==> flow/design.v (excerpt) <==
module CPU(clk, reset, memory_in, memory_addr, memory_out, memory_write);
For scale: roughly 1,600 cells after synthesis, roughly 220 flip-flops, ~17,000 um^2 of cells after synthesis.
clock: 5.8 ns
lec_check: 0
cap_margin: 40
core_margin: 2
core_utilization: 72
cts_cluster_diameter: 147
max_routing_layer: met4
place_density: 0.66
setup_slack_margin: -0.53
slew_margin: 20
run.sh (not shown) runs the stock make flow with config.mk's settings and CLKGATE_MAP_FILE=.
The baseline never finished: it broke off in 5_1_grt, error GRT-0232.
Rerun with:
Settings changed: ABC_AREA set to 1, CAP_MARGIN 40 to 0, CELL_PAD_IN_SITES_GLOBAL_PLACEMENT set to 0, CTS_CLUSTER_DIAMETER 147 to not set, GPL_TIMING_DRIVEN set to 1, MAX_ROUTING_LAYER met4 to not set, PLACE_DENSITY 0.66 to not set, SETUP_SLACK_MARGIN -0.53 to 2.22, TNS_END_PERCENT set to 35.
Clock period 5.8 ns to 11.0 ns, I/O delays scaled along.
This time the run completed without violations.
Die area came out higher by a few percent.
Synthesized area came out higher by a few percent.
Synthesized cell count came out higher by a quarter to a third.
Rerun with:
Settings changed: ABC_AREA 1 to not set, CAP_MARGIN 0 to 20, CELL_PAD_IN_SITES_GLOBAL_PLACEMENT 0 to not set, CORE_UTILIZATION 72 to 66, GPL_TIMING_DRIVEN 1 to not set, SETUP_SLACK_MARGIN 2.22 to not set, TNS_END_PERCENT 35 to 5.
Clock period 11.0 ns to 6.29 ns, I/O delays scaled along.
The new run finished but fails on setup timing.
Routed wire length drops by 9.5%.
Die size came out higher by 5.7%.
Sequential cell count does not change.
Non-clock buffer count rose by 112.
Maximum frequency climbs by 22%.
Sequential share of layout area came out lower by 1.1 points.
Rerun with:
Settings changed: CORE_UTILIZATION 66 to 40, TNS_END_PERCENT 5 to not set.
Clock period 6.29 ns to 8.47 ns, I/O delays scaled along.
Now the flow went through all stages and came out clean.
Utilization came out lower by 32 points.
Cell area came out lower by a few percent.
Worst hold slack improved by 25 ps.
Maximum frequency came out lower by roughly a tenth.
Sequential share of layout area came out higher by 0.90 points.
Cell count came out higher by a little under a tenth.
Rerun with:
Settings changed: CORE_UTILIZATION 40 to 26.
Result: The new run completed without violations. Die area rises by about 50%. Worst hold slack degrades by 30 ps. Clock skew falls by 26 ps. Worst setup slack degrades by 280 ps. Wire length rises by about 0.9%. Non-clock buffer count rises by 5. Area after synthesis does not change. Global-route usage falls by 9.2 points. Final area rises by 1.2%.
Rerun with:
Settings changed: CORE_UTILIZATION 26 to 66, MAX_ROUTING_LAYER set to met4, PLACE_DENSITY_LB_ADDON set to 0.01, SETUP_SLACK_MARGIN set to 1.87, TNS_END_PERCENT set to 5.
Clock period 8.47 ns to 6.29 ns, I/O delays scaled along.
- This time the run reached the layout checks and failed them: setup timing
- routed wire length climbs by a few percent
- via count came out higher by roughly a tenth
- global-route usage climbs by 30 points
- hold slack gains 18 ps
- setup slack is worse by 1300 ps
- cell area climbs by a few percent
- non-clock buffer count grows by 102

---

## run 1
Starting RTL as in the previous note.
make LEC_CHECK=0 ABC_AREA=1 CAP_MARGIN=20 CELL_PAD_IN_SITES_GLOBAL_PLACEMENT=0 CORE_MARGIN=2 CORE_UTILIZATION=72 GPL_TIMING_DRIVEN=1 HOLD_SLACK_MARGIN=0.29 SETUP_SLACK_MARGIN=2.3 SLEW_MARGIN=20 TNS_END_PERCENT=35 finish   # period 11.0 ns
In summary, run 1 completed successfully, with a layout that passed the timing, DRC and antenna checks.
--- input diff run 1..run 2 ---
==> flow/config.mk <==
export PLATFORM = sky130hd
export DESIGN_NAME = CPU
export DESIGN_NICKNAME = CPU
export VERILOG_FILES = /design/flow/design.v
export SDC_FILE = /design/flow/constraint.sdc
export NUM_CORES = 4
export LEC_CHECK = 0
export CAP_MARGIN = 20
export CORE_MARGIN = 2
export CORE_UTILIZATION = 40
export SLEW_MARGIN = 20
==> flow/constraint.sdc <==
create_clock -name core_clock -period 10.0 [get_ports {clk}]
set_input_delay 2.0000 -clock core_clock [delete_from_list [all_inputs] [get_ports {clk}]]
set_output_delay 2.0000 -clock core_clock [all_outputs]
set_load 0.01 [all_outputs]
==> results <==
Run 1: done, clean on timing, DRC and antenna. Run 2: PASS, flow complete, no timing, DRC or antenna violations. In the metrics for run 1 and run 2, the one carrying the lower detail-routed via count per cell is run 2. Summary of run 2 over run 1: source-to-sink clock delay at the later pin of the worst-skew pair shows a reduction of 20 ps. Changes observed in run 2 relative to run 1: area fraction in and, or, nand and nor cells down 7.0 points, chip area estimate from yosys synthesis down 530 sq um. Clock-buffer cell count, run 1 and run 2: lower on run 2. Run 2 vs. run 1: die height climbed about 30%; buffer share of cell area level.
Relative to run 2, the following input files were edited for run 3:
diff --git a/flow/config.mk b/flow/config.mk
--- a/flow/config.mk
+++ b/flow/config.mk
@@ -7,5 +7,11 @@
 export LEC_CHECK = 0
 export CAP_MARGIN = 20
+export CELL_PAD_IN_SITES_GLOBAL_PLACEMENT = 0
 export CORE_MARGIN = 2
-export CORE_UTILIZATION = 40
+export CORE_UTILIZATION = 69
+export CTS_CLUSTER_SIZE = 36
+export GPL_TIMING_DRIVEN = 1
+export PLACE_DENSITY = 0.66
+export SETUP_SLACK_MARGIN = 0.47
 export SLEW_MARGIN = 20
+export TNS_END_PERCENT = 35
==> flow/constraint.sdc <==
create_clock -name core_clock -period 6.67 [get_ports {clk}]
set_input_delay 1.3340 -clock core_clock [delete_from_list [all_inputs] [get_ports {clk}]]
set_output_delay 1.3340 -clock core_clock [all_outputs]
set_load 0.01 [all_outputs]
==> comparison <==
- Finished, but not clean: run 3, with negative setup slack.
- Clock buffer instance count of the final layout ends up higher on run 2.
- Setup WNS run 2 -> run 3: worse
- Looking at setup TNS across run 3 and run 2, the one that comes out higher is run 2.
- In the tables for run 3 and run 2, horizontal die dimension reads higher with run 2.
--- input diff run 3..run 4 ---
==> flow/config.mk <==
export PLATFORM = sky130hd
export DESIGN_NAME = CPU
export DESIGN_NICKNAME = CPU
export VERILOG_FILES = /design/flow/design.v
export SDC_FILE = /design/flow/constraint.sdc
export NUM_CORES = 4
export LEC_CHECK = 0
export ABC_AREA = 1
export CAP_MARGIN = 5
export CELL_PAD_IN_SITES_GLOBAL_PLACEMENT = 0
export CORE_MARGIN = 2
export CORE_UTILIZATION = 72
export GPL_TIMING_DRIVEN = 1
export SETUP_SLACK_MARGIN = 2.3
export SLEW_MARGIN = 20
export TNS_END_PERCENT = 35
==> flow/constraint.sdc <==
create_clock -name core_clock -period 11.0 [get_ports {clk}]
set_input_delay 2.2000 -clock core_clock [delete_from_list [all_inputs] [get_ports {clk}]]
set_output_delay 2.2000 -clock core_clock [all_outputs]
set_load 0.01 [all_outputs]
Findings:
No stage failed in run 4, and the final checks on the layout all came back clean.
Of run 3 and run 4, the lower post-synthesis xor/xnor area fraction belongs to run 4.
Density: run 4 sparser than run 3
NOTE instance count on the critical path run 3->run 4 increased by more than a quarter
Detailed-route wire length delta for run 4 relative to run 3: 1.1% lower
The global-route usage in run 4 was higher than what run 3 gave.
Measured against run 3, the number of cell instances after yosys synthesis of run 4 comes out at 1.3 times the reference value.
Relative to run 3, total half-perimeter wirelength after legalization and detailed placement has increased by about 3.5% in run 4.
